[flow/design.v]
module gcd (
    input  logic        clk_i,
    input  logic        rst_i,
    input  logic        start_i,
    input  logic [31:0] a_i,
    input  logic [31:0] b_i,
    output logic        busy_o,
    output logic        valid_o,
    output logic [31:0] result_o
);
    logic [31:0] a, a_nxt;
    logic [31:0] b, b_nxt;
    logic [5:0]  k, k_nxt;           
    logic [31:0] result, result_nxt;
    typedef enum logic [3:0] {
        IDLE       = 4'b0000,
        LOAD       = 4'b0001,
        CHK_ZERO   = 4'b0010,
        FACTOR2    = 4'b0011,
        STRIP_A    = 4'b0100,
        STRIP_B    = 4'b0101,
        CMP        = 4'b0110,
        SUB        = 4'b0111,
        DONE       = 4'b1000
    } state_t;
    state_t state, state_nxt;
    logic a_is_zero, b_is_zero;
    logic both_even, a_even, b_even;
    logic a_gt_b;
    logic b_will_be_zero;           
    assign a_is_zero = (a == 0);
    assign b_is_zero = (b == 0);
    assign both_even = (a[0] == 0) && (b[0] == 0);
    assign a_even    = (a[0] == 0);
    assign b_even    = (b[0] == 0);
    assign a_gt_b    = (a > b);
    logic load_inputs, inc_k, shift_a, shift_b, swap, set_res;
    always_comb begin
        state_nxt   = state;
        load_inputs = 1'b0;
        inc_k       = 1'b0;
        shift_a     = 1'b0;
        shift_b     = 1'b0;
        swap        = 1'b0;
        set_res     = 1'b0;
        a_nxt      = a;
        b_nxt      = b;
        k_nxt      = k;
        result_nxt = result;
        b_will_be_zero = 1'b0;
        case (state)
            IDLE: begin
                if (start_i) begin
                    load_inputs = 1'b1;           
                    state_nxt   = LOAD;
                end
            end
            LOAD: begin
                a_nxt = a_i;                      
                b_nxt = b_i;
                k_nxt = 6'd0;                     
                state_nxt = CHK_ZERO;
            end
            CHK_ZERO: begin
                if (a_is_zero && b_is_zero) begin
                    set_res     = 1'b1;
                    result_nxt  = 32'd0;
                    state_nxt   = DONE;
                end else if (a_is_zero) begin
                    set_res     = 1'b1;
                    result_nxt  = b;
                    state_nxt   = DONE;
                end else if (b_is_zero) begin
                    set_res     = 1'b1;
                    result_nxt  = a;
                    state_nxt   = DONE;
                end else begin
                    state_nxt = FACTOR2;
                end
            end
            FACTOR2: begin
                if (both_even) begin
                    shift_a = 1'b1;
                    shift_b = 1'b1;
                    inc_k   = 1'b1;
                    a_nxt = a >> 1;
                    b_nxt = b >> 1;
                    k_nxt = k + 1'b1;
                    state_nxt = FACTOR2;           
                end else begin
                    state_nxt = STRIP_A;
                end
            end
            STRIP_A: begin
                if (a_even) begin
                    shift_a = 1'b1;
                    a_nxt   = a >> 1;
                    state_nxt = STRIP_A;
                end else begin
                    state_nxt = STRIP_B;
                end
            end
            STRIP_B: begin
                if (b_even) begin
                    shift_b = 1'b1;
                    b_nxt   = b >> 1;
                    state_nxt = STRIP_B;
                end else begin
                    state_nxt = CMP;
                end
            end
            CMP: begin
                if (a_gt_b) begin
                    swap  = 1'b1;
                    a_nxt = b;
                    b_nxt = a;
                end
                state_nxt = SUB;
            end
            SUB: begin
                b_nxt = b - a;                      
                b_will_be_zero = (b_nxt == 0);
                if (b_will_be_zero) begin
                    set_res     = 1'b1;
                    result_nxt  = a << k;         
                    state_nxt   = DONE;
                end else begin
                    state_nxt = STRIP_B;
                end
            end
            DONE: begin
                state_nxt = IDLE;                  
            end
            default: state_nxt = IDLE;            
        endcase
    end
    always_ff @(posedge clk_i or posedge rst_i) begin
        if (rst_i) begin
            a      <= 32'd0;
            b      <= 32'd0;
            k      <= 6'd0;
            result <= 32'd0;
        end else begin
            a      <= a_nxt;
            b      <= b_nxt;
            k      <= k_nxt;
            result <= result_nxt;
        end
    end
    always_ff @(posedge clk_i or posedge rst_i) begin
        if (rst_i)
            state <= IDLE;
        else
            state <= state_nxt;
    end
    always_ff @(posedge clk_i or posedge rst_i) begin
        if (rst_i) begin
            busy_o   <= 1'b0;
            valid_o  <= 1'b0;
            result_o <= 32'd0;
        end else begin
            busy_o   <= (state != IDLE) && (state != DONE);
            valid_o  <= set_res;                
            result_o <= result_nxt;
        end
    end
endmodule
[flow/run.sh]
#!/bin/bash
# the make line also repeats each setting of config.mk as NAME=value (left out here)
make -C /OpenROAD-flow-scripts/flow DESIGN_CONFIG=/design/flow/config.mk WORK_HOME=/design/flow/orfs CLKGATE_MAP_FILE= finish
[flow/config.mk]
export PLATFORM = sky130hd
export DESIGN_NAME = gcd
export DESIGN_NICKNAME = gcd
export VERILOG_FILES = /design/flow/design.v
export SDC_FILE = /design/flow/constraint.sdc
export NUM_CORES = 4
export LEC_CHECK = 0
export ABC_AREA = 1
export CAP_MARGIN = 20
export CORE_MARGIN = 2
export CORE_UTILIZATION = 68
export PLACE_DENSITY = 0.6
export SLEW_MARGIN = 20
[flow/constraint.sdc]
create_clock -name core_clock -period 5.22 [get_ports {clk_i}]
set_input_delay 1.0440 -clock core_clock [delete_from_list [all_inputs] [get_ports {clk_i}]]
set_output_delay 1.0440 -clock core_clock [all_outputs]
set_load 0.01 [all_outputs]
==> results.yml, run 1 <==
# generated from flow reports
outcome:
  status: "complete, no violations"
logic_synthesis:
  ys_ff: 108
  adder_share_pct: 4.44
  ys_sh_mux_pct: 0.970
  logic_family: "simple AND/OR/NAND/NOR gates"
  top_cell_area_share_pct: 26.2
  async_flop_share_pct: 100
  ys_sh_aoi_pct: 22.3
  mappedNetlistArea_um2: 10300
  synth_nets: 1779
  xor_share_pct: 0.764
  synthTopCellsByArea: "dfrtp_1 26%, nand2_1 21%, inv_1 8.3%, o21ai_0 6.8%, o211ai_1 6.1%"
  synthCells: 1676
  synth-edff-count: 0
  ys_sh_simple_pct: 33.4
  synth.avg_cell_area_um2: 6.16
  seq_area_frac_synth_pct: 26.2
  synth.most_common_cell: "nand2_1"
  top_area_cell: "dfrtp_1"
  yosys_warnings: 1
  yosys_cells: 1676
  top_cells_by_count: "586 x nand2_1, 227 x inv_1, 141 x o21ai_0, 108 x dfrtp_1, 87 x nor2_1"
  ff_type: "dfrtp_1"
  ys_area_um2: 10300
  ys_types: 48
clocking:
  cts_hold_buf: 0
  clockRootBuffer: "clkbuf_16"
  clock_sinks: 108
  cts_tree: "built"
  clk_latency_ns: 0.37
  cts_buffers: 9
  path_clk_slew_ns: 0.08
  post_cts_buffers: 0
  post_cts_resized: 0
  clk_path_buf_depth: 2
  h-tree-depth: 3
critical_path:
  crit_end: "result[21]"
  crit_fanout: 34
  cp-end-kind: "flop"
  path_depth: 19
  crit_family: "simple AND/OR/NAND/NOR gates"
  cp-startpoint: "b[0]"
  start_kind: "flop"
  reg2reg_from: "b[0]"
  slowest_stage: "nand2_4"
  regToRegSetupSlack_ns: 1.28
  crit_arrival_ns: 4.24
  r2r_cells: 19
  worstSetupPathType: "flop to flop"
  path_buffers: 2
  worstPathRequired_ns: 5.52
  reg2reg_to: "result[21]"
  worst_path_largest_cell_delay_ns: 0.51
  crit_chain: "inv_1 -> ha_1 -> inv_1 -> fa_1 -> nand3_1 -> nand3_1 -> nand3_1 -> nand3_1 -> nand2_1 -> nand2_1 -> nand2_1 -> nand2_1 -> nor2_1 -> nand2_1 -> nor2_2 -> nand4_4 -> nand2_4 -> nand2_1 -> nand2_1"
  critPathMostFrequentCell: "nand2_1"
place:
  place_congestion: 1.08
  hpwlAfterDp_mm: 27.9
  portBuffers: 100
  dpl.cell_count: 1897
  pre_cts_ws_ns: 1.41
floorplan:
  core_area_um2: 15000
  die_area_um2: 16200
  die_h_um: 127
  io_pins: 101
  std_cell_rows: 45
  fp_util_pct: 68.6
  die_w_um: 127
global_route:
  grt_usage_pct: 45.4
  grt_overflow: 0
  grt_pass1_vias: 11000
  grt_pass1_wl_mm: 57.5
  grt_max_degree: 84
  antenna_found_initial: 0
power_and_ir_drop:
  p_sw_uw: 5370
  p_comb_share_pct: 74.9
  intPower_uw: 3550
  pg_clk_uw: 690
  pg_seq_uw: 1550
  comb-power_uw: 6680
  power_frac_seq_pct: 17.4
  clkPwrFrac_pct: 7.7
  power.leakage_uw: 0.00564
  irDropWorstVdd_mv: 0.587
  maxPowerGroup: "combinational cells"
  p_per_area_nw_per_um2: 766
  swShare_pct: 60.2
final_timing:
  setup_slack_ns: 1.28
  rsz0062_at_grt: "false"
  finalSetupTns_ns: 0
  setup_viol: 0
  final-max-slew-violation-count: 0
  hold_violations: 0
  period_needed_ns: 3.94
  max_slew_margin_pct: 35.3
  period_used_pct: 75.5
  fin_skew_ns: 0.0100
  max_freq_ghz: 0.254
  holdWs_ns: 0.494
  tightestPinTransition_ns: 0.964
cells_and_area:
  area_delta_synth_final_pct: 12.9
  stdcell_count: 1914
  final_nets: 1824
flow_run:
  max-cap-violations: 0
  warnings: 30
hold_path:
  worstHoldStart: "state[2]"
  hold_class: "flop to flop"
  min_path_cells: 2
  hold_end: "busy_o"
routing:
  wl_mm: 36.7
  viasPerCell: 6.42
  antenna_cells: 0
  drtAntennaViolNets: 0
  drtIter0Drc: 2069
  drc: 0
  wl_per_cell_um: 19.2
  via_count: 12300
  firstDrtPassIters: 8
[stage by stage]
step                      instance area [um^2]  power, uW  util [%]
after global placement                   11300       7670      75.4
after global routing                     11600       9600      77.5
after floorplan                          10300       6130         -
after CTS                                11600       8530      77.3
final                                    11600       8920      77.5
after detailed placement                 11300       7810      75.4
[layout make-up]
cell class / instances / area, um^2
fill: 1216 / 3380
tap: 188 / 235
multi-input combinational: 1249 / 6390
inverter: 239 / 902
clock inverter: 5 / 36.3
clock buffer: 11 / 253
sequential: 108 / 2700
timing repair buffer: 114 / 1130
[routing by layer]
layer	part of all wire (%)	global-route usage, %	wire length (um)
met4	6.6	24.7	2420
met5	0	0	0
met1	38	59.1	13800
met3	12	10.3	4550
met2	43	70.5	15900
==> run 2: changes to the inputs <==
- ABC_AREA: 1 -> default
- CAP_MARGIN: 20 -> 30
- CORE_UTILIZATION: 68 -> 72
- CTS_CLUSTER_DIAMETER: default -> 33
- CTS_CLUSTER_SIZE: default -> 67
- PLACE_DENSITY: 0.6 -> default
- PLACE_DENSITY_LB_ADDON: default -> 0.29
- clock period: 5.22 -> 3.71 ns (I/O delays scaled with it)
==> results.yml, run 2 <==
# yosys + openroad results
clocking:
  cts_buffers: 9
  clk_path_buf_depth: 2
  clockRootBuffer: "clkbuf_16"
  clock_sinks: 108
  h-tree-depth: 3
logic_synthesis:
  async_flop_share_pct: 100
  ys_sh_aoi_pct: 27.9
  logic_family: "AND-OR/OR-AND gates"
  synthCells: 1181
  xor_share_pct: 2.83
  ys_ff: 108
  synthTopCellsByArea: "dfrtp_1 28%, o21ai_0 6.4%, nand2_1 6.1%, a21oi_1 5.5%, ha_1 4.6%"
  mappedNetlistArea_um2: 9560
  synth-edff-count: 0
  ff_type: "dfrtp_1"
  ys_types: 75
  top_cells_by_count: "156 x nand2_1, 123 x o21ai_0, 108 x dfrtp_1, 105 x a21oi_1, 90 x nor2_1"
  ys_area_um2: 9560
  adder_share_pct: 4.79
  top_area_cell: "dfrtp_1"
  ys_sh_simple_pct: 15.9
  top_cell_area_share_pct: 28.3
  yosys_cells: 1181
  synth.most_common_cell: "nand2_1"
  ys_sh_mux_pct: 12.7
  synth.avg_cell_area_um2: 8.09
  yosys_warnings: 1
  seq_area_frac_synth_pct: 28.3
  synth_nets: 1284
floorplan:
  die_h_um: 119
  std_cell_rows: 42
  die_area_um2: 14200
  io_pins: 101
  fp_util_pct: 73.0
  core_area_um2: 13100
  die_w_um: 119
place:
  pre_cts_ws_ns: -0.437
  place_congestion: 1.23
  hpwlAfterDp_mm: 26.3
  dpl.cell_count: 1508
  portBuffers: 100
outcome:
  status: "aborted with a tool error"
  failed_stage: "global routing (5_1_grt)"
  error: "[ERROR GRT-0116] Global routing finished with congestion. Check the congestion regions in the DRC Viewer."
global_route:
  grt_usage_pct: 74.4
  grt_overflow: 2
-- run 2: layer usage --
metal	GRT overflow	GRT usage, %
met2	1	91.4
met4	1	70.0
met3	0	56.5
met1	0	77.7
met5	0	22.4
-- run 2: repair_timing --
action | 4_1_cts
hold buffers | 0
pin swaps | 4
setup endpoints to repair | 99
gates resized | 37
gates cloned | 3
buffers inserted | 13
-- run 2: stage by stage --
step	setup TNS [ns]	cell area (um^2)	util, %
floorplan	-7.60	9710	-
global placement	-8.04	11600	88.9
detailed placement	-14.98	11700	89.1
CTS	-10.88	12300	93.9
==> run 3: changes to the inputs <==
- ABC_AREA: default -> 1
- CAP_MARGIN: 30 -> 20
- CELL_PAD_IN_SITES_DETAIL_PLACEMENT: default -> 0
- CELL_PAD_IN_SITES_GLOBAL_PLACEMENT: default -> 0
- CORE_UTILIZATION: 72 -> 62
- CTS_CLUSTER_DIAMETER: 33 -> default
- CTS_CLUSTER_SIZE: 67 -> 76
- MIN_ROUTING_LAYER: default -> met1
- PLACE_DENSITY_LB_ADDON: 0.29 -> 0.01
- SETUP_SLACK_MARGIN: default -> -0.19
- TNS_END_PERCENT: default -> 55
==> results.yml, run 3 <==
# generated from flow reports
routing:
  drc: 0
  via_count: 12100
  drtAntennaViolNets: 0
  antenna_cells: 0
  firstDrtPassIters: 6
  wl_mm: 37.6
  wl_per_cell_um: 19.2
  viasPerCell: 6.18
  drtIter0Drc: 1445
logic_synthesis:
  logic_family: "simple AND/OR/NAND/NOR gates"
  synthCells: 1676
  ys_types: 48
  adder_share_pct: 4.44
  ys_sh_aoi_pct: 22.3
  top_cells_by_count: "586 x nand2_1, 227 x inv_1, 141 x o21ai_0, 108 x dfrtp_1, 87 x nor2_1"
  ys_sh_simple_pct: 33.4
  synth.avg_cell_area_um2: 6.16
  async_flop_share_pct: 100
  ys_ff: 108
  top_area_cell: "dfrtp_1"
  ff_type: "dfrtp_1"
  mappedNetlistArea_um2: 10300
  yosys_warnings: 1
  yosys_cells: 1676
  top_cell_area_share_pct: 26.2
  ys_sh_mux_pct: 0.970
  synthTopCellsByArea: "dfrtp_1 26%, nand2_1 21%, inv_1 8.3%, o21ai_0 6.8%, o211ai_1 6.1%"
  synth-edff-count: 0
  ys_area_um2: 10300
  xor_share_pct: 0.764
  synth_nets: 1779
  synth.most_common_cell: "nand2_1"
  seq_area_frac_synth_pct: 26.2
flow_run:
  max-cap-violations: 0
  warnings: 28
hold_path:
  worstHoldStart: "state[2]"
  hold_end: "busy_o"
  min_path_cells: 2
  hold_class: "flop to flop"
place:
  pre_cts_ws_ns: 0.135
  place_congestion: 1.02
  hpwlAfterDp_mm: 29.4
  dpl.cell_count: 1944
  portBuffers: 100
power_and_ir_drop:
  comb-power_uw: 9510
  maxPowerGroup: "combinational cells"
  power_frac_seq_pct: 17.2
  pg_clk_uw: 1040
  power.leakage_uw: 0.00574
  swShare_pct: 59.5
  intPower_uw: 5160
  irDropWorstVdd_mv: 0.713
  clkPwrFrac_pct: 8.2
  p_comb_share_pct: 74.6
  pg_seq_uw: 2190
  p_per_area_nw_per_um2: 1070
  power.total_uw: 12700
  p_sw_uw: 7580
global_route:
  grt_pass1_vias: 11200
  grt_max_degree: 63
  grt_pass1_wl_mm: 59.7
  antenna_found_initial: 0
  grt_overflow: 0
  grt_usage_pct: 43.0
outcome:
  status: "complete, no violations"
floorplan:
  core_area_um2: 16400
  std_cell_rows: 47
  die_h_um: 133
  io_pins: 101
  die_area_um2: 17700
  die_w_um: 133
  fp_util_pct: 62.9
critical_path:
  r2r_cells: 19
  path_depth: 19
  crit_end: "b[18]"
  crit_fanout: 12
  path_buffers: 3
  slowest_stage: "fa_1"
  worst_path_largest_cell_delay_ns: 0.50
  reg2reg_from: "b[0]"
  crit_family: "simple AND/OR/NAND/NOR gates"
  crit_chain: "inv_1 -> ha_1 -> inv_1 -> fa_1 -> nand2_1 -> nand2_1 -> nand3_1 -> nand2_1 -> nand2_1 -> nand2_1 -> nand2_1 -> nand2_1 -> nand2_1 -> nand2_1 -> nand2_1 -> nand3_1 -> nor2_4 -> inv_1 -> o21ai_0"
  reg2reg_to: "b[18]"
  crit_arrival_ns: 3.81
  regToRegSetupSlack_ns: 0.17
  worstSetupPathType: "flop to flop"
  cp-end-kind: "flop"
  critPathMostFrequentCell: "nand2_1"
  cp-startpoint: "b[0]"
  start_kind: "flop"
  worstPathRequired_ns: 3.98
final_timing:
  max_slew_margin_pct: 55.1
  hold_violations: 0
  setup_slack_ns: 0.169
  holdWs_ns: 0.504
  period_used_pct: 95.4
  final-max-slew-violation-count: 0
  max_freq_ghz: 0.282
  tightestPinTransition_ns: 0.667
  setup_viol: 0
  period_needed_ns: 3.54
  fin_skew_ns: 0.00737
clocking:
  path_clk_slew_ns: 0.07
  cts_tree: "built"
  clockRootBuffer: "clkbuf_16"
  h-tree-depth: 3
  clk_latency_ns: 0.37
  clk_path_buf_depth: 2
  cts_buffers: 9
  clock_sinks: 108
cells_and_area:
  stdcell_count: 1960
  area_delta_synth_final_pct: 14.9
  final_nets: 1838
## run 3: layer usage
layer	part of all wire (%)	GRT usage (%)
met3	12	10.2
met4	5.3	21.7
met5	0	0
met2	45	66.8
met1	39	56.1
## run 3: repair_timing
item | 4_1_cts | 5_1_grt
endpoints found under the setup margin | 0 | 3
hold buffers | 0 | 0
setup buffers | 0 | 0
gates resized | 0 | 1
## run 3: stage by stage
step           instance area (um^2)  utilization (%)  TNS [ns]
6_report                      11900             72.2         0
5_1_grt                       11900             72.2    -0.464
4_1_cts                       11800             72.2         0
3_5_place_dp                  11500             70.3         0
3_3_place_gp                  11500             70.3         0
2_1_floorplan                 10300                -         0
## run 3: area by class of cell
class | count | area, um^2
fill | 1422 | 4560
inverter | 239 | 900
clock buffer | 11 | 253
tap | 220 | 275
timing repair buffer | 128 | 1260
clock inverter | 5 | 57.6
sequential | 108 | 2700
multi-input combinational | 1249 | 6400
==> run 4: changes to the inputs <==
- ABC_AREA: 1 -> 0
- CELL_PAD_IN_SITES_GLOBAL_PLACEMENT: 0 -> 3
- CORE_MARGIN: 2 -> 3
- CORE_UTILIZATION: 62 -> 69
- CTS_CLUSTER_SIZE: 76 -> default
- GPL_ROUTABILITY_DRIVEN: default -> 0
- GPL_TIMING_DRIVEN: default -> 0
- MAX_ROUTING_LAYER: default -> met4
- MIN_ROUTING_LAYER: met1 -> default
- PLACE_DENSITY: default -> 0.6
- PLACE_DENSITY_LB_ADDON: 0.01 -> default
- SETUP_SLACK_MARGIN: -0.19 -> 0.57
- SLEW_MARGIN: 20 -> 40
- TNS_END_PERCENT: 55 -> 65
- clock period: 3.71 -> 6.0 ns (I/O delays scaled with it)
==> results.yml, run 4 <==
# yosys + openroad results
logic_synthesis:
  synthCells: 1181
  xor_share_pct: 2.83
  ys_ff: 108
  async_flop_share_pct: 100
  yosys_cells: 1181
  synth-edff-count: 0
  synth.avg_cell_area_um2: 8.09
  logic_family: "AND-OR/OR-AND gates"
  ys_sh_mux_pct: 12.7
  ys_area_um2: 9560
  top_area_cell: "dfrtp_1"
  ys_types: 75
  synth_nets: 1284
  seq_area_frac_synth_pct: 28.3
  ys_sh_aoi_pct: 27.9
  synthTopCellsByArea: "dfrtp_1 28%, o21ai_0 6.4%, nand2_1 6.1%, a21oi_1 5.5%, ha_1 4.6%"
  ff_type: "dfrtp_1"
  yosys_warnings: 1
  top_cells_by_count: "156 x nand2_1, 123 x o21ai_0, 108 x dfrtp_1, 105 x a21oi_1, 90 x nor2_1"
  adder_share_pct: 4.79
  top_cell_area_share_pct: 28.3
  mappedNetlistArea_um2: 9560
  synth.most_common_cell: "nand2_1"
  ys_sh_simple_pct: 15.9
floorplan:
  std_cell_rows: 42
  core_area_um2: 13400
  die_w_um: 124
  fp_util_pct: 71.3
  die_area_um2: 15300
  die_h_um: 124
outcome:
  status: "aborted with a tool error"
  error: "[ERROR GPL-0301] Utilization 155.383 % exceeds 100%."
  failed_stage: "global placement without I/O (3_1_place_gp_skip_io)"
==> run 5: changes to the inputs <==
- ABC_AREA: 0 -> 1
- CAP_MARGIN: 20 -> 10
- CELL_PAD_IN_SITES_DETAIL_PLACEMENT: 0 -> 1
- CELL_PAD_IN_SITES_GLOBAL_PLACEMENT: 3 -> default
- CORE_MARGIN: 3 -> 9
- CORE_UTILIZATION: 69 -> 58
- CTS_CLUSTER_SIZE: default -> 86
- MIN_ROUTING_LAYER: default -> met1
- PLACE_DENSITY: 0.6 -> 0.64
- SETUP_SLACK_MARGIN: 0.57 -> 1.22
- SLEW_MARGIN: 40 -> 0
- TNS_END_PERCENT: 65 -> 45
- clock period: 6.0 -> 5.26 ns (I/O delays scaled with it)
==> results.yml, run 5 <==
# yosys + openroad results
logic_synthesis:
  adder_share_pct: 4.44
  yosys_cells: 1676
  synth_nets: 1779
  mappedNetlistArea_um2: 10300
  top_area_cell: "dfrtp_1"
  ys_sh_aoi_pct: 22.3
  yosys_warnings: 1
  synthCells: 1676
  xor_share_pct: 0.764
  synth.avg_cell_area_um2: 6.16
  ff_type: "dfrtp_1"
  ys_sh_simple_pct: 33.4
  logic_family: "simple AND/OR/NAND/NOR gates"
  async_flop_share_pct: 100
  synthTopCellsByArea: "dfrtp_1 26%, nand2_1 21%, inv_1 8.3%, o21ai_0 6.8%, o211ai_1 6.1%"
  ys_types: 48
  ys_ff: 108
  synth-edff-count: 0
  seq_area_frac_synth_pct: 26.2
  ys_area_um2: 10300
  top_cells_by_count: "586 x nand2_1, 227 x inv_1, 141 x o21ai_0, 108 x dfrtp_1, 87 x nor2_1"
  top_cell_area_share_pct: 26.2
  synth.most_common_cell: "nand2_1"
  ys_sh_mux_pct: 0.970
floorplan:
  die_area_um2: 22900
  io_pins: 101
  core_area_um2: 17400
  std_cell_rows: 48
  die_w_um: 151
  die_h_um: 151
  fp_util_pct: 59.5
outcome:
  status: "aborted with a tool error"
  failed_stage: "detailed placement (3_5_place_dp)"
  error: "[ERROR DPL-0033] detailed placement checks failed during check placement."
place:
  portBuffers: 100
==> run 5: through the flow <==
| stage | total power [uW] | cell area [um^2] |
|---|---|---|
| floorplan | 6080 | 10300 |
| global placement | 7860 | 11600 |
==> run 6: changes to the inputs <==
- ABC_AREA: 1 -> 0
- CAP_MARGIN: 10 -> 35
- CELL_PAD_IN_SITES_DETAIL_PLACEMENT: 1 -> 2
- CORE_ASPECT_RATIO: default -> 1.7
- CORE_MARGIN: 9 -> 4
- CORE_UTILIZATION: 58 -> 56
- CTS_CLUSTER_DIAMETER: default -> 213
- CTS_CLUSTER_SIZE: 86 -> default
- GPL_ROUTABILITY_DRIVEN: 0 -> default
- GPL_TIMING_DRIVEN: 0 -> 1
- MAX_ROUTING_LAYER: met4 -> default
- PLACE_DENSITY: 0.64 -> 0.56
- SETUP_SLACK_MARGIN: 1.22 -> 0.58
- SLEW_MARGIN: 0 -> 20
- TNS_END_PERCENT: 45 -> 90
- clock period: 5.26 -> 2.83 ns (I/O delays scaled with it)
==> results.yml, run 6 <==
# yosys + openroad results
floorplan:
  die_h_um: 178
  die_w_um: 108
  std_cell_rows: 62
  io_pins: 101
  fp_util_pct: 56.8
  die_area_um2: 19300
  core_area_um2: 16800
logic_synthesis:
  top_cell_area_share_pct: 28.3
  ff_type: "dfrtp_1"
  mappedNetlistArea_um2: 9560
  synthCells: 1181
  ys_sh_mux_pct: 12.7
  ys_sh_aoi_pct: 27.9
  seq_area_frac_synth_pct: 28.3
  synth_nets: 1284
  async_flop_share_pct: 100
  logic_family: "AND-OR/OR-AND gates"
  xor_share_pct: 2.83
  synthTopCellsByArea: "dfrtp_1 28%, o21ai_0 6.4%, nand2_1 6.1%, a21oi_1 5.5%, ha_1 4.6%"
  ys_ff: 108
  ys_types: 75
  top_cells_by_count: "156 x nand2_1, 123 x o21ai_0, 108 x dfrtp_1, 105 x a21oi_1, 90 x nor2_1"
  adder_share_pct: 4.79
  top_area_cell: "dfrtp_1"
  yosys_cells: 1181
  synth-edff-count: 0
  ys_sh_simple_pct: 15.9
  synth.avg_cell_area_um2: 8.09
  ys_area_um2: 9560
  yosys_warnings: 1
  synth.most_common_cell: "nand2_1"
place:
  place_congestion: 1.04
  portBuffers: 100
outcome:
  error: "Error: detail_place.tcl, 38 bad optional access"
  status: "aborted with a tool error"
  failed_stage: "detailed placement (3_5_place_dp)"
run 6: through the flow:
step	hold slack [ns]	cell area, um^2	cells
floorplan	0.527	9860	1181
global placement	0.492	12400	1634
==> run 7: changes to the inputs <==
- ABC_AREA: 0 -> 1
- CAP_MARGIN: 35 -> 0
- CELL_PAD_IN_SITES_DETAIL_PLACEMENT: 2 -> default
- CORE_ASPECT_RATIO: 1.7 -> default
- CORE_MARGIN: 4 -> 2
- CORE_UTILIZATION: 56 -> 71
- CTS_CLUSTER_DIAMETER: 213 -> default
- CTS_CLUSTER_SIZE: default -> 49
- GPL_TIMING_DRIVEN: 1 -> default
- HOLD_SLACK_MARGIN: default -> 0.29
- MIN_ROUTING_LAYER: met1 -> default
- PLACE_DENSITY: 0.56 -> default
- SETUP_SLACK_MARGIN: 0.58 -> -0.13
- TNS_END_PERCENT: 90 -> default
- clock period: 2.83 -> 3.07 ns (I/O delays scaled with it)
==> results.yml, run 7 <==
# generated from flow reports
outcome:
  status: "finished with violations"
  violations: "setup timing"
flow_run:
  warnings: 30
  max-cap-violations: 0
power_and_ir_drop:
  irDropWorstVdd_mv: 1.07
  swShare_pct: 59.1
  clkPwrFrac_pct: 7.4
  power_frac_seq_pct: 15.0
  maxPowerGroup: "combinational cells"
  pg_clk_uw: 1190
  intPower_uw: 6600
  comb-power_uw: 12500
  p_comb_share_pct: 77.6
  pg_seq_uw: 2420
  p_per_area_nw_per_um2: 1320
  p_sw_uw: 9520
  power.leakage_uw: 0.00595
critical_path:
  regToRegSetupSlack_ns: -0.08
  path_buffers: 3
  crit_fanout: 8
  cp-startpoint: "b[24]"
  worst_path_largest_cell_delay_ns: 0.50
  crit_chain: "ha_1 -> nand2_1 -> inv_1 -> nand2_1 -> nand2_1 -> nand2_1 -> nand2_1 -> a21oi_1 -> nand2_1 -> nand2_1 -> nand2_1 -> nor2_1 -> nand2_1 -> nor2_2 -> nand4_4 -> buf_12 -> clkbuf_16 -> nand3_1 -> nand2_1"
  reg2reg_from: "b[24]"
  path_depth: 19
  slowest_stage: "dfrtp_1"
  critPathMostFrequentCell: "nand2_1"
  reg2reg_to: "result[11]"
  worstSetupPathType: "flop to flop"
  crit_arrival_ns: 3.39
  r2r_cells: 19
  crit_end: "result[11]"
  worstPathRequired_ns: 3.32
  crit_family: "simple AND/OR/NAND/NOR gates"
  cp-end-kind: "flop"
  start_kind: "flop"
logic_synthesis:
  yosys_warnings: 1
  async_flop_share_pct: 100
  synth-edff-count: 0
  synth.avg_cell_area_um2: 6.16
  logic_family: "simple AND/OR/NAND/NOR gates"
  yosys_cells: 1676
  ys_area_um2: 10300
  ys_types: 48
  top_area_cell: "dfrtp_1"
  synthTopCellsByArea: "dfrtp_1 26%, nand2_1 21%, inv_1 8.3%, o21ai_0 6.8%, o211ai_1 6.1%"
  ys_ff: 108
  ys_sh_mux_pct: 0.970
  top_cells_by_count: "586 x nand2_1, 227 x inv_1, 141 x o21ai_0, 108 x dfrtp_1, 87 x nor2_1"
  ys_sh_simple_pct: 33.4
  ff_type: "dfrtp_1"
  adder_share_pct: 4.44
  ys_sh_aoi_pct: 22.3
  synth_nets: 1779
  top_cell_area_share_pct: 26.2
  synthCells: 1676
  mappedNetlistArea_um2: 10300
  synth.most_common_cell: "nand2_1"
  seq_area_frac_synth_pct: 26.2
  xor_share_pct: 0.764
final_timing:
  hold_violations: 0
  period_needed_ns: 3.15
  tightestPinTransition_ns: 0.784
  final-max-slew-violation-count: 0
  fin_skew_ns: 0.00790
  holdWs_ns: 0.508
  setup_slack_ns: -0.0763
  max_slew_margin_pct: 47.6
  max_freq_ghz: 0.318
  period_used_pct: 102
  setup_viol: 32
  finalSetupTns_ns: -0.858
cells_and_area:
  seq_area_um2: 2700
  design_area_um2: 12200
  logic_area_um2: 6450
  area_delta_synth_final_pct: 18.2
  nFillCells: 968
  final_nets: 1875
place:
  place_congestion: 1.08
  pre_cts_ws_ns: 0.0238
  portBuffers: 100
  hpwlAfterDp_mm: 28.6
  placed_area_um2: 11700
clocking:
  cts_buffers: 9
  clock_sinks: 108
  clk_latency_ns: 0.36
  cts_tree: "built"
  clockRootBuffer: "clkbuf_16"
  path_clk_slew_ns: 0.08
  h-tree-depth: 3
  clk_path_buf_depth: 2
  cts_hold_buf: 0
hold_path:
  min_path_cells: 2
  hold_end: "result[4]"
  worstHoldStart: "result[4]"
  hold_class: "flop to flop"
routing:
  viasPerCell: 6.47
  dr_wl_met2_mm: 16.1
  drc: 0
  wl_met1_mm: 13.6
  met3WireLength_mm: 5.63
  wl_per_cell_um: 19.4
  antenna_cells: 0
  top_layer: "met4"
  via_count: 12700
  drtAntennaViolNets: 0
  wl_mm: 38.1
  drtIter0Drc: 2286
  firstDrtPassIters: 8
global_route:
  antenna_found_initial: 0
  grt_pass1_wl_mm: 59.3
  grt_max_degree: 52
  grt_pass1_vias: 11600
  grt_overflow: 0
  grt_usage_pct: 47.7
floorplan:
  core_area_um2: 14400
  io_pins: 101
  die_area_um2: 15500
  die_w_um: 125
  std_cell_rows: 44
  fp_util_pct: 71.8
  die_h_um: 125
[run 7: area by class of cell]
cell class / instances / area share (%)
tap: 184 / 1.89
inverter: 239 / 7.38
sequential: 108 / 22.2
clock buffer: 10 / 1.96
multi-input combinational: 1250 / 52.8
timing repair buffer: 164 / 13.3
clock inverter: 6 / 0.451
[run 7: timing repair]
action / 4_1_cts / 5_1_grt
endpoints found under the setup margin: 0 / 42
setup buffers: 0 / 4
resized: 0 / 14
[run 7: per-layer routing]
metal	vias up	global-route usage (%)
met5	-	0
met4	0	26.1
met3	270	15.4
met2	1140	71.9
met1	5536	60.9
li1	5741	-
[run 7: metrics by stage]
stage	util (%)	total power [uW]	cells
floorplan	-	10400	1676
detailed placement	81.6	13900	1937
finish	84.9	16100	1961
CTS	83.6	15100	1953
global placement	81.6	13600	1937
global route	84.9	17200	1961
==> run 8: changes to the inputs <==
- ABC_AREA: 1 -> default
- CAP_MARGIN: 0 -> 10
- CORE_UTILIZATION: 71 -> 40
- CTS_CLUSTER_SIZE: 49 -> default
- HOLD_SLACK_MARGIN: 0.29 -> default
- SETUP_SLACK_MARGIN: -0.13 -> 1.22
- clock period: 3.07 -> 6.0 ns (I/O delays scaled with it)
==> results.yml, run 8 <==
# generated from flow reports
clocking:
  clockRootBuffer: "clkbuf_16"
  clock_sinks: 108
  path_clk_slew_ns: 0.07
  cts_tree: "built"
  cts_hold_buf: 0
  clk_latency_ns: 0.37
  clk_path_buf_depth: 2
  cts_buffers: 9
  h-tree-depth: 3
global_route:
  grt_max_degree: 65
  grt_usage_pct: 27.4
  grt_overflow: 0
  grt_pass1_wl_mm: 52.6
  antenna_found_initial: 0
  grt_pass1_vias: 8936
critical_path:
  worst_path_largest_cell_delay_ns: 0.59
  crit_family: "AND-OR/OR-AND gates"
  worstSetupPathType: "flop to flop"
  crit_arrival_ns: 4.83
  cp-startpoint: "a[8]"
  regToRegSetupSlack_ns: 1.42
  slowest_stage: "or4_4"
  cp-end-kind: "flop"
  path_depth: 13
  path_buffers: 1
  crit_chain: "inv_1 -> ha_1 -> and4_1 -> nand3_1 -> a311o_1 -> a2111oi_2 -> o21bai_1 -> a32o_1 -> xnor2_2 -> nand4_1 -> or4_4 -> o32a_4 -> mux2_4"
  r2r_cells: 13
  crit_end: "result[27]"
  reg2reg_from: "a[8]"
  start_kind: "flop"
  crit_fanout: 17
  reg2reg_to: "result[27]"
  worstPathRequired_ns: 6.25
logic_synthesis:
  xor_share_pct: 2.83
  yosys_warnings: 1
  logic_family: "AND-OR/OR-AND gates"
  mappedNetlistArea_um2: 9560
  ff_type: "dfrtp_1"
  ys_ff: 108
  ys_area_um2: 9560
  ys_types: 75
  top_cell_area_share_pct: 28.3
  synthTopCellsByArea: "dfrtp_1 28%, o21ai_0 6.4%, nand2_1 6.1%, a21oi_1 5.5%, ha_1 4.6%"
  ys_sh_aoi_pct: 27.9
  synth.most_common_cell: "nand2_1"
  synth.avg_cell_area_um2: 8.09
  yosys_cells: 1181
  top_cells_by_count: "156 x nand2_1, 123 x o21ai_0, 108 x dfrtp_1, 105 x a21oi_1, 90 x nor2_1"
  ys_sh_mux_pct: 12.7
  async_flop_share_pct: 100
  top_area_cell: "dfrtp_1"
  synth-edff-count: 0
  ys_sh_simple_pct: 15.9
  seq_area_frac_synth_pct: 28.3
  synthCells: 1181
  adder_share_pct: 4.79
  synth_nets: 1284
power_and_ir_drop:
  swShare_pct: 55.7
  p_sw_uw: 4140
  intPower_uw: 3300
  clkPwrFrac_pct: 8.8
  p_comb_share_pct: 69.0
  comb-power_uw: 5140
  pg_clk_uw: 653
  irDropWorstVdd_mv: 0.247
  pg_seq_uw: 1650
  power_frac_seq_pct: 22.2
  power.leakage_uw: 0.00459
  p_per_area_nw_per_um2: 678
  maxPowerGroup: "combinational cells"
hold_path:
  hold_class: "flop to flop"
  hold_end: "result[1]"
  worstHoldStart: "result[1]"
  min_path_cells: 1
floorplan:
  io_pins: 101
  core_area_um2: 23500
  fp_util_pct: 40.7
  std_cell_rows: 56
  die_h_um: 159
  die_area_um2: 25100
  die_w_um: 159
final_timing:
  max_freq_ghz: 0.219
  rsz0062_at_grt: "false"
  hold_violations: 0
  finalSetupTns_ns: 0
  tightestPinTransition_ns: 1.05
  period_needed_ns: 4.58
  fin_skew_ns: 0.00733
  max_slew_margin_pct: 30.2
  final-max-slew-violation-count: 0
  period_used_pct: 76.3
  setup_viol: 0
  setup_slack_ns: 1.42
cells_and_area:
  fin_util_pct: 46.8
  final_nets: 1306
  area_delta_synth_final_pct: 15.0
  nFillCells: 2339
  stdcell_count: 1527
routing:
  wl_mm: 34.3
  viasPerCell: 6.17
  drtAntennaViolNets: 0
  drc: 0
  drtIter0Drc: 1135
  firstDrtPassIters: 5
  antenna_cells: 0
  via_count: 9420
  wl_per_cell_um: 22.4
place:
  hpwlAfterDp_mm: 25.2
  place_congestion: 0.969
  dpl.cell_count: 1510
  pre_cts_ws_ns: 1.14
  portBuffers: 100
outcome:
  status: "complete, no violations"
flow_run:
  max-cap-violations: 0
  warnings: 28
[run 8: layout make-up]
cell class,count,area (um^2),share of cell area (%)
clock buffer,13,260,2.37
clock inverter,3,46.3,0.421
inverter,47,179,1.63
multi-input combinational,916,6220,56.7
sequential,108,2710,24.7
tap,319,399,3.63
timing repair buffer,121,1160,10.6
[run 8: per-stage QoR]
stage | area [um^2] | total power, uW | hold slack [ns]
after floorplan | 9560 | 5190 | 0.534
after detailed placement | 10600 | 6620 | 0.496
after CTS | 10900 | 7290 | 0.517
after global placement | 10600 | 6610 | 0.498
after global routing | 11000 | 7970 | 0.531
final | 11000 | 7440 | 0.511
[run 8: what timing repair did]
| item | 4_1_cts | 5_1_grt |
|---|---|---|
| gates cloned | 0 | 1 |
| buffers inserted | 0 | 0 |
| setup endpoints to repair | 31 | 53 |
| pin swaps | 0 | 0 |
| gates resized | 1 | 14 |
[run 8: routing by layer]
metal	wire length, um	global-route usage, %
met5	0	0
met2	15100	41.8
met1	16000	40.2
met3	2190	2.56
met4	1010	10.0
==> run 9: changes to the inputs <==
- ABC_AREA: default -> 0
- CAP_MARGIN: 10 -> 35
- CELL_PAD_IN_SITES_DETAIL_PLACEMENT: default -> 0
- CELL_PAD_IN_SITES_GLOBAL_PLACEMENT: default -> 3
- CORE_ASPECT_RATIO: default -> 0.5
- CORE_MARGIN: 2 -> 8
- CORE_UTILIZATION: 40 -> 32
- CTS_CLUSTER_DIAMETER: default -> 309
- CTS_CLUSTER_SIZE: default -> 98
- HOLD_SLACK_MARGIN: default -> 0.08
- MIN_ROUTING_LAYER: default -> met1
- PLACE_DENSITY_LB_ADDON: default -> 0.01
- SETUP_SLACK_MARGIN: 1.22 -> default
- TNS_END_PERCENT: default -> 5
- clock period: 6.0 -> 8.45 ns (I/O delays scaled with it)
==> results.yml, run 9 <==
# generated from flow reports
logic_synthesis:
  yosys_cells: 1181
  synth_nets: 1284
  ys_ff: 108
  seq_area_frac_synth_pct: 28.3
  yosys_warnings: 1
  mappedNetlistArea_um2: 9560
  ys_sh_simple_pct: 15.9
  synth.most_common_cell: "nand2_1"
  ys_sh_mux_pct: 12.7
  ys_sh_aoi_pct: 27.9
  ys_area_um2: 9560
  top_area_cell: "dfrtp_1"
  async_flop_share_pct: 100
  ys_types: 75
  synthCells: 1181
  synth.avg_cell_area_um2: 8.09
  top_cell_area_share_pct: 28.3
  ff_type: "dfrtp_1"
  adder_share_pct: 4.79
  synth-edff-count: 0
  top_cells_by_count: "156 x nand2_1, 123 x o21ai_0, 108 x dfrtp_1, 105 x a21oi_1, 90 x nor2_1"
  logic_family: "AND-OR/OR-AND gates"
  xor_share_pct: 2.83
  synthTopCellsByArea: "dfrtp_1 28%, o21ai_0 6.4%, nand2_1 6.1%, a21oi_1 5.5%, ha_1 4.6%"
final_timing:
  rsz0062_at_grt: "false"
  max_slew_margin_pct: 47.3
  final-max-slew-violation-count: 0
  tightestPinTransition_ns: 0.791
  max_freq_ghz: 0.197
  fin_skew_ns: 0.0186
  finalSetupTns_ns: 0
  period_needed_ns: 5.07
  hold_violations: 0
  period_used_pct: 60.0
  setup_viol: 0
  setup_slack_ns: 3.38
power_and_ir_drop:
  comb-power_uw: 3860
  p_comb_share_pct: 70.2
  irDropWorstVdd_mv: 0.191
  p_sw_uw: 3180
  p_per_area_nw_per_um2: 496
  maxPowerGroup: "combinational cells"
  intPower_uw: 2330
  power.leakage_uw: 0.00463
  clkPwrFrac_pct: 8.2
  power_frac_seq_pct: 21.6
  pg_seq_uw: 1190
  pg_clk_uw: 450
  swShare_pct: 57.7
clocking:
  post_cts_buffers: 0
  cts_hold_buf: 0
  cts_tree: "built"
  cts_buffers: 9
  clock_sinks: 108
  h-tree-depth: 3
  clk_latency_ns: 0.40
  clk_path_buf_depth: 2
  path_clk_slew_ns: 0.08
  clockRootBuffer: "clkbuf_16"
  post_cts_resized: 0
floorplan:
  die_area_um2: 36000
  core_area_um2: 29200
  io_pins: 101
  die_h_um: 138
  fp_util_pct: 32.7
  std_cell_rows: 44
  die_w_um: 260
hold_path:
  worstHoldStart: "result[31]"
  hold_end: "result[31]"
  hold_class: "flop to flop"
  min_path_cells: 1
critical_path:
  start_kind: "flop"
  cp-end-kind: "flop"
  worstPathRequired_ns: 8.72
  crit_chain: "inv_1 -> ha_1 -> a21oi_1 -> o21ai_2 -> a211oi_2 -> a32oi_1 -> xor2_1 -> or4_1 -> nor4b_1 -> nand4_1 -> or4_4 -> o32a_2 -> buf_12 -> mux2_4"
  path_depth: 14
  worstSetupPathType: "flop to flop"
  crit_end: "result[19]"
  reg2reg_from: "a[6]"
  path_buffers: 2
  crit_family: "AND-OR/OR-AND gates"
  crit_fanout: 25
  reg2reg_to: "result[19]"
  slowest_stage: "dfrtp_1"
  regToRegSetupSlack_ns: 3.38
  worst_path_largest_cell_delay_ns: 0.67
  r2r_cells: 14
  crit_arrival_ns: 5.34
  cp-startpoint: "a[6]"
global_route:
  grt_max_degree: 65
  grt_pass1_wl_mm: 62.5
  antenna_found_initial: 0
  grt_pass1_vias: 9108
  grt_usage_pct: 22.9
  grt_overflow: 0
routing:
  dr_wl_met2_mm: 16.9
  wl_per_cell_um: 26.3
  antenna_cells: 0
  viasPerCell: 6.00
  wl_met1_mm: 21.2
  top_layer: "met4"
  drc: 0
  firstDrtPassIters: 5
  met3WireLength_mm: 3.49
  wl_mm: 42.2
  via_count: 9621
  drtAntennaViolNets: 0
  drtIter0Drc: 835
cells_and_area:
  design_area_um2: 11100
  area_delta_synth_final_pct: 16.2
  fin_util_pct: 38.1
  final_nets: 1311
place:
  place_congestion: 0.913
  hpwlAfterDp_mm: 32.6
  placed_area_um2: 10800
  pre_cts_ws_ns: 3.47
  portBuffers: 100
outcome:
  status: "complete, no violations"
flow_run:
  max-cap-violations: 0
  warnings: 28
-- run 9: area by class of cell --
class | instances | area (um^2)
clock buffer | 9 | 225
clock inverter | 7 | 58.8
fill | 3040 | 18100
inverter | 47 | 179
multi-input combinational | 915 | 6180
sequential | 108 | 2700
tap | 391 | 489
timing repair buffer | 127 | 1270
-- run 9: per-layer routing --
layer / global-route usage [%] / vias to the layer above
met5: 0 / -
li1: - / 4408
met1: 35.6 / 4793
met2: 31.1 / 387
met3: 5.43 / 33
met4: 4.46 / 0
-- run 9: per-stage QoR --
| step | instances | hold slack (ns) | total power, uW |
|---|---|---|---|
| 6_report | 1604 | 0.510 | 5500 |
| 3_3_place_gp | 1583 | 0.490 | 4990 |
| 4_1_cts | 1603 | 0.513 | 5450 |
| 5_1_grt | 1604 | 0.528 | 5920 |
| 2_1_floorplan | 1181 | 0.534 | 3680 |
| 3_5_place_dp | 1587 | 0.495 | 4990 |
==> run 10: changes to the inputs <==
- ABC_AREA: 0 -> 1
- CAP_MARGIN: 35 -> 0
- CELL_PAD_IN_SITES_DETAIL_PLACEMENT: 0 -> default
- CELL_PAD_IN_SITES_GLOBAL_PLACEMENT: 3 -> default
- CORE_ASPECT_RATIO: 0.5 -> default
- CORE_MARGIN: 8 -> 2
- CORE_UTILIZATION: 32 -> 71
- CTS_CLUSTER_DIAMETER: 309 -> default
- CTS_CLUSTER_SIZE: 98 -> 49
- HOLD_SLACK_MARGIN: 0.08 -> default
- MIN_ROUTING_LAYER: met1 -> default
- PLACE_DENSITY_LB_ADDON: 0.01 -> default
- SETUP_SLACK_MARGIN: default -> 1.32
- TNS_END_PERCENT: 5 -> default
- clock period: 8.45 -> 5.09 ns (I/O delays scaled with it)
==> results.yml, run 10 <==
# generated from flow reports
clocking:
  cts_tree: "built"
  path_clk_slew_ns: 0.08
  cts_hold_buf: 0
  clockRootBuffer: "clkbuf_16"
  h-tree-depth: 3
  cts_buffers: 9
  clk_latency_ns: 0.37
  clock_sinks: 108
  clk_path_buf_depth: 2
logic_synthesis:
  top_area_cell: "dfrtp_1"
  synth_nets: 1779
  ys_sh_aoi_pct: 22.3
  ys_sh_simple_pct: 33.4
  adder_share_pct: 4.44
  mappedNetlistArea_um2: 10300
  yosys_cells: 1676
  synthCells: 1676
  synth.most_common_cell: "nand2_1"
  synthTopCellsByArea: "dfrtp_1 26%, nand2_1 21%, inv_1 8.3%, o21ai_0 6.8%, o211ai_1 6.1%"
  ys_sh_mux_pct: 0.970
  ff_type: "dfrtp_1"
  logic_family: "simple AND/OR/NAND/NOR gates"
  async_flop_share_pct: 100
  top_cells_by_count: "586 x nand2_1, 227 x inv_1, 141 x o21ai_0, 108 x dfrtp_1, 87 x nor2_1"
  yosys_warnings: 1
  ys_area_um2: 10300
  ys_types: 48
  xor_share_pct: 0.764
  synth-edff-count: 0
  seq_area_frac_synth_pct: 26.2
  synth.avg_cell_area_um2: 6.16
  ys_ff: 108
  top_cell_area_share_pct: 26.2
final_timing:
  rsz0062_at_grt: "true"
  tightestPinTransition_ns: 1.01
  finalSetupTns_ns: 0
  hold_violations: 0
  period_used_pct: 70.7
  max_slew_margin_pct: 32.2
  max_freq_ghz: 0.278
  setup_viol: 0
  fin_skew_ns: 0.0121
  final-max-slew-violation-count: 0
  period_needed_ns: 3.60
critical_path:
  cp-end-kind: "flop"
  crit_family: "simple AND/OR/NAND/NOR gates"
  worstSetupPathType: "flop to flop"
  regToRegSetupSlack_ns: 1.49
  worstPathRequired_ns: 5.38
  reg2reg_to: "a[2]"
  crit_end: "a[2]"
  slowest_stage: "nor2_2"
  reg2reg_from: "b[0]"
  path_depth: 19
  cp-startpoint: "b[0]"
  critPathMostFrequentCell: "nand2_1"
  r2r_cells: 19
  crit_fanout: 15
  crit_chain: "inv_1 -> ha_1 -> inv_1 -> fa_1 -> nand2_1 -> nand2_1 -> nand3_1 -> nand2_1 -> nand2_1 -> nand2_1 -> nand2_1 -> nand2_1 -> nand2_1 -> nand2_1 -> nand2_1 -> o211ai_1 -> nor2_2 -> o211ai_1 -> o21ai_0"
  path_buffers: 2
  crit_arrival_ns: 3.89
  worst_path_largest_cell_delay_ns: 0.68
  start_kind: "flop"
power_and_ir_drop:
  power.leakage_uw: 0.00569
  maxPowerGroup: "combinational cells"
  clkPwrFrac_pct: 8.1
  pg_seq_uw: 1610
  power_frac_seq_pct: 17.3
  swShare_pct: 60.5
  p_sw_uw: 5630
  pg_clk_uw: 753
  irDropWorstVdd_mv: 0.519
  comb-power_uw: 6950
  intPower_uw: 3680
  p_per_area_nw_per_um2: 793
  p_comb_share_pct: 74.6
hold_path:
  worstHoldStart: "state[2]"
  hold_end: "busy_o"
  min_path_cells: 2
  hold_class: "flop to flop"
global_route:
  grt_pass1_vias: 11400
  antenna_found_initial: 0
  grt_pass1_wl_mm: 58.2
  grt_usage_pct: 46.8
  grt_max_degree: 69
  grt_overflow: 0
floorplan:
  core_area_um2: 14400
  std_cell_rows: 44
  die_h_um: 125
  fp_util_pct: 71.8
  die_area_um2: 15500
  io_pins: 101
  die_w_um: 125
routing:
  drc: 0
  firstDrtPassIters: 8
  wl_mm: 37.4
  viasPerCell: 6.55
  wl_per_cell_um: 19.5
  antenna_cells: 0
  drtIter0Drc: 2212
  drtAntennaViolNets: 0
  via_count: 12500
flow_run:
  warnings: 31
  max-cap-violations: 0
place:
  portBuffers: 100
  hpwlAfterDp_mm: 27.4
  place_congestion: 1.09
  dpl.cell_count: 1895
cells_and_area:
  nFillCells: 1052
  fin_util_pct: 81.7
  final_nets: 1831
  stdcell_count: 1917
  area_delta_synth_final_pct: 13.7
outcome:
  status: "complete, no violations"
[run 10: cell type report]
| type | instances | area, um^2 | share of cell area, % |
|---|---|---|---|
| well taps | 184 | 230 | 1.96 |
| multi-input cells | 1251 | 6440 | 54.9 |
| inverters | 239 | 901 | 7.68 |
| flip-flops and latches | 108 | 2700 | 23.0 |
| clock inverters | 7 | 82.6 | 0.704 |
| repair buffers | 119 | 1150 | 9.81 |
| clock buffers | 9 | 225 | 1.92 |
[run 10: metal layers]
metal	wire, um	GRT usage, %	part of all wire (%)
met4	2530	25.5	6.8
met3	5510	11.3	15
met5	0	0	0
met2	16100	73.3	43
met1	13300	59.7	36
[run 10: metrics by stage]
| stage | hold WS [ns] | instance area [um^2] | power, uW | worst slack (ns) |
|---|---|---|---|---|
| floorplan | 0.457 | 10300 | 6280 | 2.46 |
| global placement | 0.463 | 11300 | 7840 | 1.57 |
| detailed placement | 0.482 | 11300 | 8020 | 1.43 |
| CTS | 0.498 | 11700 | 8830 | 1.40 |
| global route | 0.517 | 11700 | 9960 | 1.32 |
| finish | 0.494 | 11700 | 9310 | 1.49 |
[run 10: repair_timing]
| action | in CTS | in global routing |
|---|---|---|
| setup buffers | 0 | 4 |
| resized | 0 | 7 |
| setup endpoints to repair | 0 | 56 |
==> run 11: changes to the inputs <==
- ABC_AREA: 1 -> 0
- CAP_MARGIN: 0 -> 20
- CELL_PAD_IN_SITES_DETAIL_PLACEMENT: default -> 0
- CELL_PAD_IN_SITES_GLOBAL_PLACEMENT: default -> 0
- CORE_UTILIZATION: 71 -> 70
- CTS_CLUSTER_DIAMETER: default -> 26
- CTS_CLUSTER_SIZE: 49 -> 76
- HOLD_SLACK_MARGIN: default -> 0.29
- MIN_ROUTING_LAYER: default -> met1
- PLACE_DENSITY: default -> 0.67
- SETUP_SLACK_MARGIN: 1.32 -> -0.19
- TNS_END_PERCENT: default -> 55
- clock period: 5.09 -> 3.18 ns (I/O delays scaled with it)
==> results.yml, run 11 <==
# yosys + openroad results
logic_synthesis:
  xor_share_pct: 2.83
  ys_sh_aoi_pct: 27.9
  logic_family: "AND-OR/OR-AND gates"
  synth_nets: 1284
  ys_area_um2: 9560
  synthTopCellsByArea: "dfrtp_1 28%, o21ai_0 6.4%, nand2_1 6.1%, a21oi_1 5.5%, ha_1 4.6%"
  synth.avg_cell_area_um2: 8.09
  ff_type: "dfrtp_1"
  synth.most_common_cell: "nand2_1"
  ys_sh_simple_pct: 15.9
  ys_sh_mux_pct: 12.7
  ys_ff: 108
  synth-edff-count: 0
  adder_share_pct: 4.79
  top_area_cell: "dfrtp_1"
  synthCells: 1181
  ys_types: 75
  mappedNetlistArea_um2: 9560
  seq_area_frac_synth_pct: 28.3
  async_flop_share_pct: 100
  top_cell_area_share_pct: 28.3
  yosys_warnings: 1
  yosys_cells: 1181
  top_cells_by_count: "156 x nand2_1, 123 x o21ai_0, 108 x dfrtp_1, 105 x a21oi_1, 90 x nor2_1"
floorplan:
  core_area_um2: 13300
  fp_util_pct: 71.9
  die_h_um: 121
  die_w_um: 121
  io_pins: 101
  die_area_um2: 14600
  std_cell_rows: 42
outcome:
  error: "[ERROR DPL-0033] detailed placement checks failed during check placement."
  status: "aborted with a tool error"
  failed_stage: "clock tree synthesis (4_1_cts)"
place:
  pre_cts_ws_ns: -0.885
  portBuffers: 100
  place_congestion: 1.15
  hpwlAfterDp_mm: 27.9
## run 11: metrics by stage
| step | std cells | instance area [um^2] | total power [uW] | setup TNS, ns |
|---|---|---|---|---|
| after floorplan | 1181 | 9710 | 10000 | -34.98 |
| after global placement | 1557 | 12000 | 14700 | -50.23 |
| after detailed placement | 1557 | 12000 | 15300 | -62.80 |
==> run 12: changes to the inputs <==
- ABC_AREA: 0 -> 1
- CORE_MARGIN: 2 -> 3
- CORE_UTILIZATION: 70 -> 62
- CTS_CLUSTER_DIAMETER: 26 -> default
- HOLD_SLACK_MARGIN: 0.29 -> default
- PLACE_DENSITY: 0.67 -> default
- PLACE_DENSITY_LB_ADDON: default -> 0.01
- SETUP_SLACK_MARGIN: -0.19 -> default
- clock period: 3.18 -> 3.83 ns (I/O delays scaled with it)
==> results.yml, run 12 <==
# generated from flow reports
global_route:
  grt_pass1_vias: 11200
  grt_overflow: 0
  grt_pass1_wl_mm: 60.1
  grt_max_degree: 61
  grt_usage_pct: 41.7
  antenna_found_initial: 0
routing:
  viasPerCell: 6.23
  drc: 0
  wl_per_cell_um: 19.4
  antenna_cells: 0
  drtAntennaViolNets: 0
  firstDrtPassIters: 7
  wl_mm: 38.0
  drtIter0Drc: 1780
  via_count: 12200
floorplan:
  die_w_um: 135
  die_h_um: 135
  fp_util_pct: 64.3
  io_pins: 101
  core_area_um2: 16100
  std_cell_rows: 46
  die_area_um2: 18200
final_timing:
  max_freq_ghz: 0.276
  setup_viol: 0
  holdWs_ns: 0.491
  hold_violations: 0
  period_needed_ns: 3.62
  rsz0062_at_grt: "false"
  tightestPinTransition_ns: 0.906
  final-max-slew-violation-count: 0
  period_used_pct: 94.6
  max_slew_margin_pct: 39.5
  finalSetupTns_ns: 0
  fin_skew_ns: 0.0140
power_and_ir_drop:
  p_comb_share_pct: 75.0
  pg_seq_uw: 2130
  p_per_area_nw_per_um2: 1040
  power_frac_seq_pct: 17.4
  intPower_uw: 4920
  swShare_pct: 60.0
  irDropWorstVdd_mv: 0.728
  clkPwrFrac_pct: 7.7
  comb-power_uw: 9210
  p_sw_uw: 7370
  pg_clk_uw: 940
  maxPowerGroup: "combinational cells"
  power.leakage_uw: 0.00571
place:
  place_congestion: 1.03
  hpwlAfterDp_mm: 29.7
  placed_area_um2: 11500
  portBuffers: 100
logic_synthesis:
  ys_area_um2: 10300
  xor_share_pct: 0.764
  yosys_cells: 1676
  logic_family: "simple AND/OR/NAND/NOR gates"
  ys_sh_aoi_pct: 22.3
  ys_sh_simple_pct: 33.4
  synth.avg_cell_area_um2: 6.16
  synth-edff-count: 0
  synth_nets: 1779
  seq_area_frac_synth_pct: 26.2
  top_cell_area_share_pct: 26.2
  adder_share_pct: 4.44
  top_area_cell: "dfrtp_1"
  ff_type: "dfrtp_1"
  synthTopCellsByArea: "dfrtp_1 26%, nand2_1 21%, inv_1 8.3%, o21ai_0 6.8%, o211ai_1 6.1%"
  ys_ff: 108
  ys_sh_mux_pct: 0.970
  synth.most_common_cell: "nand2_1"
  mappedNetlistArea_um2: 10300
  yosys_warnings: 1
  async_flop_share_pct: 100
  top_cells_by_count: "586 x nand2_1, 227 x inv_1, 141 x o21ai_0, 108 x dfrtp_1, 87 x nor2_1"
  ys_types: 48
  synthCells: 1676
cells_and_area:
  design_area_um2: 11800
  fin_util_pct: 73.6
  area_delta_synth_final_pct: 14.5
  final_nets: 1839
  logic_area_um2: 6410
  nFillCells: 1364
  seq_area_um2: 2700
flow_run:
  warnings: 28
  max-cap-violations: 0
outcome:
  status: "complete, no violations"
critical_path:
  crit_family: "simple AND/OR/NAND/NOR gates"
  critPathMostFrequentCell: "nand2_1"
  reg2reg_to: "result[13]"
  crit_fanout: 18
  worstPathRequired_ns: 4.09
  path_depth: 18
  crit_end: "result[13]"
  cp-end-kind: "flop"
  reg2reg_from: "a[0]"
  crit_chain: "ha_1 -> inv_1 -> fa_1 -> nand3_1 -> nand3_1 -> nand2_1 -> nand2_1 -> nand2_1 -> nand3_1 -> nand2_1 -> nand2_1 -> nor2_1 -> nand2_1 -> nor2_2 -> nand4_4 -> buf_4 -> nand3_1 -> nand2_1"
  slowest_stage: "dfrtp_1"
  start_kind: "flop"
  regToRegSetupSlack_ns: 0.21
  worstSetupPathType: "flop to flop"
  cp-startpoint: "a[0]"
  path_buffers: 2
  worst_path_largest_cell_delay_ns: 0.55
  crit_arrival_ns: 3.88
  r2r_cells: 18
hold_path:
  worstHoldStart: "state[2]"
  min_path_cells: 2
  hold_class: "flop to flop"
  hold_end: "busy_o"
clocking:
  cts_buffers: 9
  cts_tree: "built"
  clock_sinks: 108
  path_clk_slew_ns: 0.08
  cts_hold_buf: 0
  clk_latency_ns: 0.37
  clockRootBuffer: "clkbuf_16"
  h-tree-depth: 3
  clk_path_buf_depth: 2
==> run 12: routing by layer <==
layer | global-route usage [%] | vias to the layer above | wire length, um
met3 | 11.2 | 152 | 4650
met1 | 54.7 | 5474 | 14800
met2 | 64.2 | 899 | 16500
met5 | 1.94 | - | 43
met4 | 19.5 | 2 | 2000
li1 | - | 5662 | -
==> run 12: layout make-up <==
class	instances	share of cell area, %
clock inverters	6	0.476
clock buffers	10	1.94
flip-flops and latches	108	22.9
repair buffers	128	10.5
multi-input cells	1250	54.3
inverters	239	7.64
well taps	216	2.29
==> run 12: what timing repair did <==
item                                    in CTS  in global routing
setup buffers                                0                  3
resized                                      0                  5
endpoints found under the setup margin       0                 59
==> run 12: through the flow <==
| step | power (uW) | setup WS [ns] | cells |
|---|---|---|---|
| detailed placement | 10800 | 0.232 | 1937 |
| finish | 12300 | 0.207 | 1957 |
| global route | 13300 | 0.0189 | 1957 |
| CTS | 11800 | 0.199 | 1953 |
| floorplan | 8350 | 0.218 | 1676 |
| global placement | 10700 | 0.312 | 1937 |
==> run 13: changes to the inputs <==
- ABC_AREA: 1 -> 0
- CELL_PAD_IN_SITES_DETAIL_PLACEMENT: 0 -> 2
- CORE_MARGIN: 3 -> 2
- CORE_UTILIZATION: 62 -> 72
- PLACE_DENSITY: default -> 0.37
- PLACE_DENSITY_LB_ADDON: 0.01 -> default
- SETUP_SLACK_MARGIN: default -> -0.38
- clock period: 3.83 -> 5.8 ns (I/O delays scaled with it)
==> results.yml, run 13 <==
# yosys + openroad results
logic_synthesis:
  synthTopCellsByArea: "dfrtp_1 28%, o21ai_0 6.4%, nand2_1 6.1%, a21oi_1 5.5%, ha_1 4.6%"
  yosys_cells: 1181
  mappedNetlistArea_um2: 9560
  synthCells: 1181
  ys_sh_aoi_pct: 27.9
  synth-edff-count: 0
  yosys_warnings: 1
  async_flop_share_pct: 100
  adder_share_pct: 4.79
  seq_area_frac_synth_pct: 28.3
  ys_sh_mux_pct: 12.7
  xor_share_pct: 2.83
  synth.most_common_cell: "nand2_1"
  synth_nets: 1284
  synth.avg_cell_area_um2: 8.09
  ys_types: 75
  top_cells_by_count: "156 x nand2_1, 123 x o21ai_0, 108 x dfrtp_1, 105 x a21oi_1, 90 x nor2_1"
  ys_sh_simple_pct: 15.9
  ys_area_um2: 9560
  ff_type: "dfrtp_1"
  ys_ff: 108
  logic_family: "AND-OR/OR-AND gates"
  top_area_cell: "dfrtp_1"
  top_cell_area_share_pct: 28.3
floorplan:
  die_h_um: 119
  die_w_um: 119
  fp_util_pct: 73.0
  die_area_um2: 14200
  std_cell_rows: 42
  core_area_um2: 13100
  io_pins: 101
place:
  portBuffers: 100
  place_congestion: 1.05
outcome:
  failed_stage: "detailed placement (3_5_place_dp)"
  error: "[ERROR DPL-0033] detailed placement checks failed during check placement."
  status: "aborted with a tool error"
run 13: metrics by stage:
step              cell area [um^2]  total power, uW  setup slack [ns]  hold WS, ns
global placement             10400             6630              1.12        0.496
floorplan                     9560             5360              1.63        0.534
==> run 14: changes to the inputs <==
- ABC_AREA: 0 -> default
- CELL_PAD_IN_SITES_DETAIL_PLACEMENT: 2 -> default
- CELL_PAD_IN_SITES_GLOBAL_PLACEMENT: 0 -> default
- CORE_UTILIZATION: 72 -> 40
- CTS_CLUSTER_SIZE: 76 -> default
- MIN_ROUTING_LAYER: met1 -> default
- PLACE_DENSITY: 0.37 -> 0.6
- SETUP_SLACK_MARGIN: -0.38 -> -0.48
- TNS_END_PERCENT: 55 -> default
- clock period: 5.8 -> 5.02 ns (I/O delays scaled with it)
==> results.yml, run 14 <==
# generated from flow reports
floorplan:
  die_w_um: 159
  io_pins: 101
  die_h_um: 159
  std_cell_rows: 56
  core_area_um2: 23500
  fp_util_pct: 40.7
  die_area_um2: 25100
clocking:
  cts_buffers: 9
  cts_hold_buf: 0
  cts_tree: "built"
  clockRootBuffer: "clkbuf_16"
  post_cts_buffers: 0
  clk_path_buf_depth: 2
  clk_latency_ns: 0.38
  post_cts_resized: 0
  path_clk_slew_ns: 0.08
  clock_sinks: 108
  h-tree-depth: 3
critical_path:
  path_buffers: 3
  worstSetupPathType: "flop to flop"
  cp-end-kind: "flop"
  start_kind: "flop"
  critPathMostFrequentCell: "inv_1"
  reg2reg_from: "b[0]"
  r2r_cells: 16
  crit_fanout: 34
  path_depth: 16
  reg2reg_to: "result[27]"
  cp-startpoint: "b[0]"
  slowest_stage: "or4_4"
  worst_path_largest_cell_delay_ns: 0.50
  crit_arrival_ns: 5.30
  regToRegSetupSlack_ns: -0.02
  crit_end: "result[27]"
  worstPathRequired_ns: 5.28
  crit_chain: "inv_1 -> ha_1 -> inv_1 -> fa_1 -> a211oi_1 -> o21ai_1 -> a21oi_1 -> xor2_1 -> o21ai_0 -> or4_1 -> nor4b_1 -> nand4_1 -> or4_4 -> o32a_2 -> buf_4 -> mux2_4"
  crit_family: "simple AND/OR/NAND/NOR gates"
logic_synthesis:
  top_cells_by_count: "156 x nand2_1, 123 x o21ai_0, 108 x dfrtp_1, 105 x a21oi_1, 90 x nor2_1"
  seq_area_frac_synth_pct: 28.3
  synth.avg_cell_area_um2: 8.09
  ys_area_um2: 9560
  ys_types: 75
  synthCells: 1181
  yosys_cells: 1181
  xor_share_pct: 2.83
  synth-edff-count: 0
  mappedNetlistArea_um2: 9560
  async_flop_share_pct: 100
  adder_share_pct: 4.79
  logic_family: "AND-OR/OR-AND gates"
  ys_ff: 108
  synth.most_common_cell: "nand2_1"
  synthTopCellsByArea: "dfrtp_1 28%, o21ai_0 6.4%, nand2_1 6.1%, a21oi_1 5.5%, ha_1 4.6%"
  ys_sh_simple_pct: 15.9
  ys_sh_mux_pct: 12.7
  synth_nets: 1284
  ys_sh_aoi_pct: 27.9
  top_area_cell: "dfrtp_1"
  top_cell_area_share_pct: 28.3
  yosys_warnings: 1
  ff_type: "dfrtp_1"
global_route:
  grt_pass1_wl_mm: 55.0
  grt_pass1_vias: 9370
  grt_overflow: 0
  antenna_found_initial: 0
  grt_max_degree: 64
  grt_usage_pct: 28.9
final_timing:
  max_slew_margin_pct: 33.6
  hold_violations: 0
  tightestPinTransition_ns: 0.994
  period_needed_ns: 5.04
  fin_skew_ns: 0.00994
  period_used_pct: 100
  setup_slack_ns: -0.0181
  max_freq_ghz: 0.198
  holdWs_ns: 0.512
  final-max-slew-violation-count: 0
  setup_viol: 18
hold_path:
  worstHoldStart: "result[13]"
  hold_class: "flop to flop"
  hold_end: "result[13]"
  min_path_cells: 1
cells_and_area:
  final_nets: 1348
  fin_util_pct: 48.0
  area_delta_synth_final_pct: 17.9
  stdcell_count: 1568
power_and_ir_drop:
  maxPowerGroup: "combinational cells"
  irDropWorstVdd_mv: 0.507
  p_per_area_nw_per_um2: 821
  pg_clk_uw: 824
  pg_seq_uw: 1620
  swShare_pct: 54.9
  power.leakage_uw: 0.00480
  clkPwrFrac_pct: 8.9
  comb-power_uw: 6800
  power_frac_seq_pct: 17.6
  intPower_uw: 4170
  p_sw_uw: 5070
  p_comb_share_pct: 73.5
place:
  dpl.cell_count: 1553
  place_congestion: 1.01
  hpwlAfterDp_mm: 26.6
  portBuffers: 100
routing:
  antenna_cells: 0
  firstDrtPassIters: 6
  wl_mm: 35.6
  via_count: 9815
  drc: 0
  drtAntennaViolNets: 0
  drtIter0Drc: 1214
  wl_per_cell_um: 22.7
  viasPerCell: 6.26
flow_run:
  max-cap-violations: 0
  warnings: 28
outcome:
  status: "finished with violations"
  violations: "setup timing"
## run 14: metrics by stage
step | total power, uW | instance area [um^2] | worst slack (ns) | setup TNS, ns
3_3_place_gp | 8250 | 10900 | 0.226 | 0
2_1_floorplan | 6200 | 9560 | 0.846 | 0
3_5_place_dp | 8250 | 10900 | 0.203 | 0
5_1_grt | 9930 | 11300 | -0.185 | -5.30
4_1_cts | 9080 | 11300 | 0.163 | 0
6_report | 9240 | 11300 | -0.0181 | -0.111
## run 14: cell type report
type                       count  area, um^2
multi-input combinational    915        6170
sequential                   108        2710
timing repair buffer         164        1490
fill                        2338       12200
inverter                      47         179
clock inverter                 5        85.1
tap                          319         399
clock buffer                  10         229
## run 14: per-layer routing
metal | wire length, um | part of all wire [%] | global-route usage [%]
met1 | 15900 | 45 | 41.0
met3 | 2840 | 8.0 | 4.55
met5 | 0 | 0 | 0
met4 | 1060 | 3.0 | 9.82
met2 | 15800 | 44 | 44.6
Power and IR drop assume default switching activity.
